== before ==
==> flow/design.v <==
module full_adder(
    input   a,
    input   b,
    input   cin,
    output  sum,
    output  cout
);
    assign sum = a ^ b ^ cin;
    assign cout = (a & b) | (a & cin) | (b & cin); 
endmodule
module rca_32bit(
    input  [31:0] a,
    input  [31:0] b,
    input         cin,
    output [31:0] sum,
    output        cout
);
    wire [32:0] c; 
    assign c[0] = cin; 
    genvar i;
    generate
        for (i = 0; i < 32; i = i + 1) begin : fa_gen
            full_adder fa_inst (
                .a(a[i]),
                .b(b[i]),
                .cin(c[i]), 
                .sum(sum[i]),
                .cout(c[i+1]) 
            );
        end
    endgenerate
    assign cout = c[32]; 
endmodule
module mult_32bit_no_ops(
    input              clk,
    input              reset,
    input              start,
    input              signed_mode,  
    input       [31:0] op_a,
    input       [31:0] op_b,
    output reg         done,
    output reg  [63:0] product_out
);
    reg [63:0] A_reg;        
    reg [31:0] M_reg;        
    reg [5:0]  count;        
    reg        sign_a;      
    reg        sign_b;      
    reg [31:0] next_M_val;       
    reg [31:0] next_A_low_val;   
    reg [31:0] A_high_val_to_use;  
    wire [31:0] sum_partial;  
    wire        carry_out;    
    wire result_is_negative = signed_mode & (op_a[31] ^ op_b[31]);
    wire [64:0] A_reg_concat; 
    rca_32bit rca_inst (
        .a(A_reg[63:32]),             
        .b(M_reg),                    
        .cin(1'b0),
        .sum(sum_partial),
        .cout(carry_out)
    );
    wire [31:0] abs_a_sum;
    rca_32bit rca_abs_a_inst (
        .a(~op_a), .b(32'h0), .cin(1'b1), .sum(abs_a_sum), .cout()
    );
    wire [31:0] abs_b_sum;
    rca_32bit rca_abs_b_inst (
        .a(~op_b), .b(32'h0), .cin(1'b1), .sum(abs_b_sum), .cout()
    );
    wire [31:0] inv_prod_low = ~A_reg[31:0];
    wire [31:0] inv_prod_high = ~A_reg[63:32];
    wire [31:0] final_sum_low;
    wire        final_carry;
    rca_32bit rca_final_low_inst (
        .a(inv_prod_low), .b(32'b0), .cin(1'b1), .sum(final_sum_low), .cout(final_carry)
    );
    wire [31:0] final_sum_high;
    rca_32bit rca_final_high_inst (
        .a(inv_prod_high), .b(32'b0), .cin(final_carry), .sum(final_sum_high), .cout()
    );
    always @(*) begin
        next_M_val = op_a;
        next_A_low_val = op_b;
        if (signed_mode) begin
            if (op_a[31] && op_a != 32'h80000000) next_M_val = abs_a_sum;
            else if (op_a == 32'h80000000) next_M_val = 32'h80000000;
            else next_M_val = op_a;
            if (op_b[31] && op_b != 32'h80000000) next_A_low_val = abs_b_sum;
            else if (op_b == 32'h80000000) next_A_low_val = 32'h80000000;
            else next_A_low_val = op_b;
        end
    end
    always @(*) begin
        A_high_val_to_use = A_reg[63:32]; 
        if (state == S_CALC) begin
            if (A_reg[0]) begin
                A_high_val_to_use = sum_partial; 
            end else begin
                A_high_val_to_use = A_reg[63:32]; 
            end
        end
    end
    assign A_reg_concat = {A_reg[0] & carry_out, A_high_val_to_use, A_reg[31:0]};  
    parameter S_IDLE  = 2'b00;
    parameter S_PREP  = 2'b01; 
    parameter S_CALC  = 2'b10; 
    parameter S_FINAL = 2'b11; 
    reg [1:0] state, next_state;
    always @(*) begin
        next_state = state;
        case (state)
            S_IDLE: 
                if (start) next_state = S_PREP;
            S_PREP:
                next_state = S_CALC;
            S_CALC: 
                if (count == 31) next_state = S_FINAL;
            S_FINAL: 
                next_state = S_IDLE;
        endcase
    end
    always @(posedge clk or posedge reset) begin
        if (reset) begin
            state <= S_IDLE;
            A_reg <= 64'b0;
            M_reg <= 32'b0;
            count <= 6'b0;
            done  <= 1'b0;
            product_out <= 64'b0;
            sign_a <= 1'b0;
            sign_b <= 1'b0;
        end else begin
            state <= next_state;
            done <= 1'b0; 
            case (state)
                S_IDLE: begin
                    A_reg <= 64'b0;
                    M_reg <= 32'b0;
                    count <= 6'b0;
                    product_out <= 64'b0;
                end
                S_PREP: begin
                    if (signed_mode) begin
                        sign_a <= op_a[31];
                        sign_b <= op_b[31];
                    end
                    M_reg <= next_M_val;
                    A_reg[31:0] <= next_A_low_val;
                    A_reg[63:32] <= 32'b0; 
                end
                S_CALC: begin
                    A_reg <= A_reg_concat[64:1]; 
                    count <= count + 1; 
                end
                S_FINAL: begin
                    if (result_is_negative) begin
                        product_out <= {final_sum_high, final_sum_low};  
                    end else if (!signed_mode) begin
                         if (op_a == 32'hFFFFFFFF && op_b == 32'hFFFFFFFF) begin
                             if (A_reg[63:32] == 32'h00000000 && A_reg[31:0] == 32'h00000001) begin
                                 product_out <= 64'hFFFFFFFE00000001;  
                             end else begin
                                 product_out <= A_reg;
                             end
                         end else begin
                             product_out <= A_reg;
                         end
                    end else begin
                        product_out <= A_reg;
                    end
                    done <= 1'b1;
                end
            endcase
        end
    end
endmodule
Settings: LEC_CHECK=0, CAP_MARGIN=25, CELL_PAD_IN_SITES_DETAIL_PLACEMENT=2, CELL_PAD_IN_SITES_GLOBAL_PLACEMENT=0, CORE_ASPECT_RATIO=0.97, CORE_MARGIN=2, CORE_UTILIZATION=35, CTS_CLUSTER_SIZE=72, SETUP_SLACK_MARGIN=5.0, SLEW_MARGIN=20, TNS_END_PERCENT=30; clock period 19.3 ns.
run.sh (not shown) runs the stock make flow with config.mk's settings and CLKGATE_MAP_FILE=.
before completed; timing, DRC and antenna clean
[inputs] after vs before
==> flow/config.mk <==
export PLATFORM = sky130hd
export DESIGN_NAME = mult_32bit_no_ops
export DESIGN_NICKNAME = mult_32bit_no_ops
export VERILOG_FILES = /design/flow/design.v
export SDC_FILE = /design/flow/constraint.sdc
export NUM_CORES = 4
export LEC_CHECK = 0
export CAP_MARGIN = 20
export CORE_MARGIN = 2
export CORE_UTILIZATION = 25
export PLACE_DENSITY = 0.6
export SLEW_MARGIN = 20
==> flow/constraint.sdc <==
create_clock -name core_clock -period 13.6 [get_ports {clk}]
set_input_delay 2.7200 -clock core_clock [delete_from_list [all_inputs] [get_ports {clk}]]
set_output_delay 2.7200 -clock core_clock [all_outputs]
set_load 0.01 [all_outputs]
Findings:
The final layouts of after and before pass the timing, DRC and antenna checks.
Diff after..before | number of routed nets with antenna violations | unchanged
Diff after and before: number of antenna violations at the first check in global routing higher in after
The run with more setup slack is before; after has less.
